v32:
==> flow/design.v <==
module CORDIC #(parameter integer W = 32)
(
    input wire clk,
    input wire start,
    input wire signed [31:0] x,
    input wire signed [31:0] y,
    output wire signed [W-1:0]phi,
    output wire done
);
wire sigma;
wire signed [31:0] x_shift;
wire signed [31:0] y_shift;
reg [5:0] counter;
reg signed [31:0] x_reg;
reg signed [31:0] y_reg;
reg signed [31:0] z;
wire signed [31:0] atan_table [0:27];
assign atan_table[00] = 32'h3243f6a9; 
assign atan_table[01] = 32'h1dac6705;
assign atan_table[02] = 32'h0fadbafd;
assign atan_table[03] = 32'h07f56ea7;
assign atan_table[04] = 32'h03feab77;
assign atan_table[05] = 32'h01ffd55c;
assign atan_table[06] = 32'h00fffaab;
assign atan_table[07] = 32'h007fff55;
assign atan_table[08] = 32'h003fffeb;
assign atan_table[09] = 32'h001ffffd;
assign atan_table[10] = 32'h00100000;
assign atan_table[11] = 32'h00080000;
assign atan_table[12] = 32'h00040000;
assign atan_table[13] = 32'h00020000;
assign atan_table[14] = 32'h00010000;
assign atan_table[15] = 32'h00008000;
assign atan_table[16] = 32'h00004000;
assign atan_table[17] = 32'h00002000;
assign atan_table[18] = 32'h00001000;
assign atan_table[19] = 32'h00000800;
assign atan_table[20] = 32'h00000400;
assign atan_table[21] = 32'h00000200;
assign atan_table[22] = 32'h00000100;
assign atan_table[23] = 32'h00000080;
assign atan_table[24] = 32'h00000040;
assign atan_table[25] = 32'h00000020;
assign atan_table[26] = 32'h00000010;
assign atan_table[27] = 32'h00000008;
assign sigma = y_reg[31];
assign x_shift = y_reg >>> counter; 
assign y_shift = x_reg >>> counter; 
assign phi = z[31:31-W+1];
assign done = (counter == 28);
always @(posedge clk) begin
    if(start)begin
        x_reg <= x;
        y_reg <= y;
        z <= 0;
        counter <= 0;
    end
    else begin
        if(counter == 28) begin
            x_reg <= x_reg;
            y_reg <= y_reg;
            z <= z;
            counter <= counter;
        end
        else begin
            x_reg <= sigma ? (x_reg - x_shift) : (x_reg + x_shift);
            y_reg <= sigma ? (y_reg + y_shift) : (y_reg - y_shift);
            z <= sigma ? (z - atan_table[counter]) : (z + atan_table[counter]);
            counter <= counter + 1;
        end
    end
end
endmodule
export LEC_CHECK = 0
export CAP_MARGIN = 5
export CORE_MARGIN = 10
export CORE_UTILIZATION = 40
export GPL_ROUTABILITY_DRIVEN = 0
export PLACE_DENSITY_LB_ADDON = 0.08
export SLEW_MARGIN = 5
create_clock -name core_clock -period 11.3 [get_ports {clk}]
run.sh (not shown) runs the stock make flow with config.mk's settings and CLKGATE_MAP_FILE=.
Here is what was changed in the inputs of v18 compared with v32.
- MIN_ROUTING_LAYER newly set to met1
- GPL_ROUTABILITY_DRIVEN changed from 0 to 1
- ABC_AREA newly set to 0
- CTS_CLUSTER_SIZE newly set to 49
- PLACE_DENSITY_LB_ADDON changed from 0.08 to 0.27
- CORE_UTILIZATION changed from 40 to 19
- CTS_CLUSTER_DIAMETER newly set to 206
In the metrics for v32 and v18, the one carrying the lower post-layout minimum cycle time is v18. Lower number of non-filler instances in the completed layout among v32 and v18: v32. In v18, the die area came out about 100% above the value in v32. v18 ended up with sky130_fd_sc_hd__a2111oi_0 as its cell at the slowest stage of the critical path; v32 ended up with sky130_fd_sc_hd__dfxtp_4. Delta (v18 minus v32): global-route usage went down by 9.9 points; core utilization now smaller; sequential fraction of total cell area went down; final period utilization lost 0.73 points; post-route cell area climbed about 4.5%.

========
## build 15
RTL: the design.v shown in full above, as it stands there.
export LEC_CHECK = 0
export CAP_MARGIN = 20
export CORE_MARGIN = 2
export CORE_UTILIZATION = 66
export SETUP_SLACK_MARGIN = 1.34
export SLEW_MARGIN = 20
export TNS_END_PERCENT = 5
create_clock -name core_clock -period 6.69 [get_ports {clk}]
Per the final summary, build 15 finished and its layout is clean on timing, DRC and antenna.
diff inputs: build 15 => build 23
Settings: a change of CORE_UTILIZATION from 66 to 58; a deleted TNS_END_PERCENT that had been 5; a change of SETUP_SLACK_MARGIN from 1.34 to -0.5; a change of the clock period (ns, I/O delays scaled along) from 6.69 to 5.36.
Results
- Finished, but not clean: build 23, with setup timing.
- Build 23 vs. build 15: post-synthesis cell area about even, number of tap cells added at floorplan went up by 54, number of clock sinks about even.
Setup changes, build 23 to build 98
Settings: SETUP_SLACK_MARGIN no longer set, was -0.5; CORE_UTILIZATION now 40, was 58; the clock period (ns, I/O delays scaled along) now 7.15, was 5.36.
Findings:
- On met1 routing resource usage after global routing: between build 98 and build 23, it ends up lower for build 98.
- Build 23 -> build 98: post-synthesis share of cell area spent on and-or and or-and gates delta 0, exact match
- Per the final summary, build 98 finished and its layout is clean on timing, DRC and antenna.
- Diff build 23..build 98 | proportion of register bits with asynchronous set or reset after synthesis | unchanged
- When build 98 is set beside build 23, its proportion of cell area occupied by multi-input gates turns out to be 13 points larger.
- Cmp build 98 vs build 23: final critical-path required period higher in build 98
- Looking at cell with the largest stage delay on the worst path, the sky130_fd_sc_hd__mux4_2 result is from build 23; the sky130_fd_sc_hd__edfxtp_1 one comes from build 98.
- Global-route usage: build 98 vs build 23 down 19 points
Edits applied to the flow inputs when going from build 98 to build 82:
Settings: a change of SLEW_MARGIN from 20 to 30; an added PLACE_DENSITY of 0.36; a change of the clock period (ns, I/O delays scaled along) from 7.15 to 11.3.
==> results <==
Number of cells in the design after placement down about 2.7% in build 82 wrt build 98
Post-route fraction of the period consumed by the critical path is higher on build 98
Utilization build 98 -> build 82: down
The final period demand of the worst path reported for build 82 is greater than that of build 98 by 1170 ps.
Number of non-clock buffers: lower on build 82
Compared with build 98, in build 82 global routing usage on met1 now smaller, parity-gate share of the synthesized area counting xor and xnor cells comparable.

========
## onyx
RTL: the design.v shown in full above, as it stands there.
Settings: LEC_CHECK=0, ABC_AREA=1, CAP_MARGIN=20, CORE_MARGIN=2, CORE_UTILIZATION=45, CTS_CLUSTER_DIAMETER=167, CTS_CLUSTER_SIZE=100, SLEW_MARGIN=20, TNS_END_PERCENT=95; clock period 7.5 ns.
No stage failed in onyx, and the final checks on the layout all came back clean.
Input changes introduced in xenon (baseline for comparison: onyx):
Settings: a deleted TNS_END_PERCENT that had been 95; a deleted ABC_AREA that had been 1; a deleted CTS_CLUSTER_DIAMETER that had been 167; a change of CORE_UTILIZATION from 45 to 40; a deleted CTS_CLUSTER_SIZE that had been 100.
[summary]
- The core utilization in xenon was lower than what onyx gave.
- xenon ended up with AND-OR/OR-AND gates as its dominant non-sequential cell family after synthesis; onyx ended up with simple AND/OR/NAND/NOR gates.
- [compare] base=onyx new=xenon: worst path setup slack after routing dropped 1.09 ns, routed wire length on met2 climbed 3400 um.
- | worst endpoint data arrival time | lower: onyx |
Input-level comparison between harbor and xenon:
Settings: changing CORE_UTILIZATION from 40 to 15; changing the clock period (ns, I/O delays scaled along) from 7.5 to 8.69.
Notes after the runs:
Non-clock buffer count (lower): harbor
Of harbor and xenon, xenon shows the lower highest cell delay on the worst timing path, with harbor above it.
Summary: with xenon as the reference, wire length of the first global-routing pass in harbor moved up by a few percent.
Summary — wire length, harbor relative to xenon: higher, by about 2.8%.
On harbor: clock period minus final worst setup slack is 0.54 ns higher than what xenon gave.
Net count reported at finish, harbor and xenon: smaller value in harbor
[compare] base=xenon new=harbor: die span in y shows an increase of 130 um; final cell count rose 32%; fraction of area in clock buffers and inverters shows no meaningful change.
The following lists how zinc was set up differently from harbor:
Settings: MAX_ROUTING_LAYER: unset -> met4; CORE_UTILIZATION: 15 -> 66; CTS_CLUSTER_DIAMETER: unset -> 33; SETUP_SLACK_MARGIN: unset -> 1.57; the clock period (ns, I/O delays scaled along): 8.69 -> 6.4.
[summary]
- Every stage of zinc finished as expected; the final checks, on the other hand, flagged negative setup slack, which means the layout fails.
- Relative to harbor, core region area has gone down in zinc.
- Diff harbor and zinc: wire length after detailed routing higher in zinc
- Run comparison: harbor critical path capture point z[31]$_SDFFE_PP0N_; zinc critical path capture point x_reg[31]$_DFFE_PP_
- The final reports for zinc and harbor show global-route usage higher in the former.
- Comparing harbor and zinc, the higher final instance area is on zinc.
- NOTE: final critical-path share of the clock period in zinc exceeds that of harbor
- Compared with harbor, in zinc area after synthesis held steady, effective utilization at floorplan grew by 52 points.
> inputs changed (zinc -> umber)
Settings: SETUP_SLACK_MARGIN now 1.36, was 1.57; CTS_CLUSTER_DIAMETER no longer set, was 33; CORE_UTILIZATION now 63, was 66; MAX_ROUTING_LAYER no longer set, was met4; the clock period (ns, I/O delays scaled along) now 7.5, was 6.4.
Notes after the runs:
Non-clock buffer contribution to total cell area (lower): umber. Between zinc and umber, transition at the pin with the smallest max-transition slack is lower for umber, zinc comes in above that. Die area | umber > zinc. Setup slack ended up 1.17 ns higher on umber than on zinc. Taking zinc as the reference point, the number of global-route vias before repair of umber falls by 1540. zinc tops out at a lower clock frequency than umber. [compare] base=zinc new=umber: shortest period the worst path allows -0.066 ns; count of endpoints failing hold in the final timing report ~0 delta; floorplan die height +2.3%. zinc -> stages 100% | layout checks FAIL | negative setup slack. umber: no failed stages, no open violations at the end.

========
## v28
// CORDIC: RTL as listed in full above, without the edits since
export LEC_CHECK = 0
export CAP_MARGIN = 20
export CORE_MARGIN = 2
export CORE_UTILIZATION = 64
export SLEW_MARGIN = 20
create_clock -name core_clock -period 5.36 [get_ports {clk}]
v28 terminated abnormally: 5_1_grt reported GRT-0232.
Edits applied to the flow inputs when going from v28 to v14:
# v28
export LEC_CHECK = 0
export CAP_MARGIN = 20
export CORE_MARGIN = 2
export CORE_UTILIZATION = 64
export SLEW_MARGIN = 20
create_clock -name core_clock -period 5.36 [get_ports {clk}]
# v14
export LEC_CHECK = 0
export CAP_MARGIN = 20
export CORE_MARGIN = 2
export CORE_UTILIZATION = 70
export CTS_CLUSTER_DIAMETER = 45
export CTS_CLUSTER_SIZE = 14
export SETUP_SLACK_MARGIN = 1.36
export SLEW_MARGIN = 20
create_clock -name core_clock -period 7.5 [get_ports {clk}]
[summary]
- v14 ran to completion and came out clean on the timing, design-rule and antenna checks.
- Delta (v14 minus v28): number of setup buffers added after CTS up 2; worst-case clock buffer depth essentially unchanged; number of resized instances in the post-cts repair step now sits lower.
- Horizontal die size was higher in the run labelled v28.
- Going from v28 to v14, die extent in y shrank by a few percent.
- Summary — cell area reported after detailed placement, v14 relative to v28: lower, by about 20%.
### v14 -> v16
# v14
export LEC_CHECK = 0
export CAP_MARGIN = 20
export CORE_MARGIN = 2
export CORE_UTILIZATION = 70
export CTS_CLUSTER_DIAMETER = 45
export CTS_CLUSTER_SIZE = 14
export SETUP_SLACK_MARGIN = 1.36
export SLEW_MARGIN = 20
create_clock -name core_clock -period 7.5 [get_ports {clk}]
# v16
export LEC_CHECK = 0
export CAP_MARGIN = 20
export CORE_MARGIN = 4
export CORE_UTILIZATION = 63
export MAX_ROUTING_LAYER = met4
export MIN_ROUTING_LAYER = met2
export SLEW_MARGIN = 20
create_clock -name core_clock -period 7.5 [get_ports {clk}]
Results
The run showing the smaller die width is v14. The count of instantiated cells in the yosys netlist on v14 is in line with that on v16. Die area in v16 is 16% higher than in v14. Across v14 and v16, a clean result was obtained everywhere but in v16. Status: v16 FAILED at 5_1_grt (tool error). v16 vs. v14: floorplan-stage core utilization decreased 7.2 points; cell count after synthesis essentially unchanged.
Input changes introduced in v27 (baseline for comparison: v16):
# v16
export LEC_CHECK = 0
export CAP_MARGIN = 20
export CORE_MARGIN = 4
export CORE_UTILIZATION = 63
export MAX_ROUTING_LAYER = met4
export MIN_ROUTING_LAYER = met2
export SLEW_MARGIN = 20
create_clock -name core_clock -period 7.5 [get_ports {clk}]
# v27
export LEC_CHECK = 0
export CAP_MARGIN = 0
export CELL_PAD_IN_SITES_DETAIL_PLACEMENT = 1
export CELL_PAD_IN_SITES_GLOBAL_PLACEMENT = 3
export CORE_MARGIN = 5
export CORE_UTILIZATION = 63
export MAX_ROUTING_LAYER = met5
export MIN_ROUTING_LAYER = met2
export SETUP_SLACK_MARGIN = 1.39
export SLEW_MARGIN = 20
export TNS_END_PERCENT = 60
create_clock -name core_clock -period 7.5 [get_ports {clk}]
Findings:
Comparing v16 against v27, there is no change at all in synthesized netlist net count. In the reports for v16 and v27, the larger height of the die belongs to v27. Between v16 and v27, the yosys-reported design area after synthesis does not differ in any meaningful way. v27: it failed with a tool error in 3_1_place_gp_skip_io, so there are no final results. v27 against v16: number of placement rows held; cell area after synthesis stayed essentially flat; horizontal die size now larger. Cell count after synthesis of v27 is on par with v16. From v27 to v16, register share after synthesis did not move at all. Going from v16 to v27, overall chip area higher, number of enable flip-flop cells held, starting density of the core dropped 0.18 points.

========
## run 1
RTL: the design.v shown in full above, as it stands there.
Settings: LEC_CHECK=0, ABC_AREA=1, CAP_MARGIN=0, CORE_ASPECT_RATIO=1.59, CORE_MARGIN=2, CORE_UTILIZATION=72, CTS_CLUSTER_DIAMETER=328, CTS_CLUSTER_SIZE=100, PLACE_DENSITY_LB_ADDON=0.06, SETUP_SLACK_MARGIN=1.08, SLEW_MARGIN=20; clock period 3.72 ns.
Run 1 did not finish; the tool stopped in detailed placement (3_5_place_dp) with error DPL-0038.
[inputs] run 2 vs run 1
- removing PLACE_DENSITY_LB_ADDON (formerly 0.06)
- removing CORE_ASPECT_RATIO (formerly 1.59)
- removing CTS_CLUSTER_DIAMETER (formerly 328)
- removing ABC_AREA (formerly 1)
- setting MIN_ROUTING_LAYER to met2 for the first time
- removing CTS_CLUSTER_SIZE (formerly 100)
- removing SETUP_SLACK_MARGIN (formerly 1.08)
- changing CORE_UTILIZATION from 72 to 63
- changing CAP_MARGIN from 0 to 20
- changing the clock period (ns, I/O delays scaled along) from 3.72 to 7.5
### Flow results
Run 2 is listed as incomplete: the tool reported an error in global routing (5_1_grt) and the run ended there. Min fraction of the core area occupied by cells at floorplan across run 2 and run 1: run 2. Compared with run 1, cell area after synthesis in run 2 increased slightly. Diff run 1..run 2 | number of top-level pins | unchanged. Run 2 vs run 1 — number of standard cells after synthesis dropped by more than a quarter.
Edits applied to the flow inputs when going from run 2 to run 3:
- clearing MIN_ROUTING_LAYER, which used to be met2
- putting TNS_END_PERCENT at 10 where nothing was set
- putting CTS_CLUSTER_SIZE at 100 where nothing was set
- putting CTS_CLUSTER_DIAMETER at 167 where nothing was set
- swapping 63 for 56 in CORE_UTILIZATION
- Run 3 finished end to end and its layout was clean on timing, DRC and antenna.
- Run 3 against run 2; placer's final routability congestion estimate is down by more than 10%.
- Diff run 2 -> run 3 | die width | increase of 9.7 µm
- NOTE: setup slack after placement in run 3 falls short of that of run 2
- Fraction of the core area occupied by cells at floorplan: run 3 vs run 2 down 7.6 points
#### Input delta (run 4 over run 3)
- setting SETUP_SLACK_MARGIN to -0.69 for the first time
- changing CTS_CLUSTER_DIAMETER from 167 to 397
- setting CELL_PAD_IN_SITES_GLOBAL_PLACEMENT to 2 for the first time
- removing TNS_END_PERCENT (formerly 10)
Results
- Status for run 3 and run 4: clean finish in run 3 only
- What ended run 4 was a tool error in global placement without I/O (3_1_place_gp_skip_io); the run never finished.
- From run 4 to run 3, post-synthesis instance area did not move at all.
- Re simple-gate share of the synthesized area: no difference whatsoever between run 4 and run 3.
- Run 3 -> run 4: area enclosed by the die boundary flat
- Reported for run 3 and run 4, synthesis area per yosys turned out identical to the last digit.
- Diff run 3 -> run 4: number of synthesized register bits saw little to no change, share of flip-flops with an asynchronous set or reset after synthesis barely changed, starting density of the core closely matched the old numbers.
- Any difference in number of nets produced by synthesis between run 4 and run 3 is small enough to ignore.
- Compared run 3 against run 4; number of standard cells after synthesis within noise.
The following lists how run 5 was set up differently from run 4:
- CAP_MARGIN now 0, was 20
- MIN_ROUTING_LAYER now met2, previously not set
- CORE_MARGIN now 5, was 2
- SETUP_SLACK_MARGIN now 1.39, was -0.69
- TNS_END_PERCENT now 85, previously not set
- CELL_PAD_IN_SITES_DETAIL_PLACEMENT now 1, previously not set
- MAX_ROUTING_LAYER now met5, previously not set
- SLEW_MARGIN now 15, was 20
- CTS_CLUSTER_DIAMETER now 312, was 397
- CELL_PAD_IN_SITES_GLOBAL_PLACEMENT now 1, was 2
- CTS_CLUSTER_SIZE no longer set, was 100
- CORE_UTILIZATION now 63, was 56
==> comparison <==
Comparing run 4 against run 5, there is no change at all in number of instances in the synthesized netlist.
Going from run 4 to run 5, chip area shrinks by 1300 µm².
Comparing run 4 against run 5, there is no change at all in portion of the post-synthesis area used by sequential elements.
Summary: with run 4 as the reference, die span in x in run 5 moved down by a few percent.
Run 5 ends up with a fraction of the core area occupied by cells at floorplan that is 7.4 points higher than in run 4.
Reported for run 5 and run 4, number of nets at floorplan turned out identical to the last digit.
global placement without I/O (3_1_place_gp_skip_io): run 4 exited with error
For run 5, the flow was terminated by a tool error in clock tree synthesis (4_1_cts) and produced no final design.
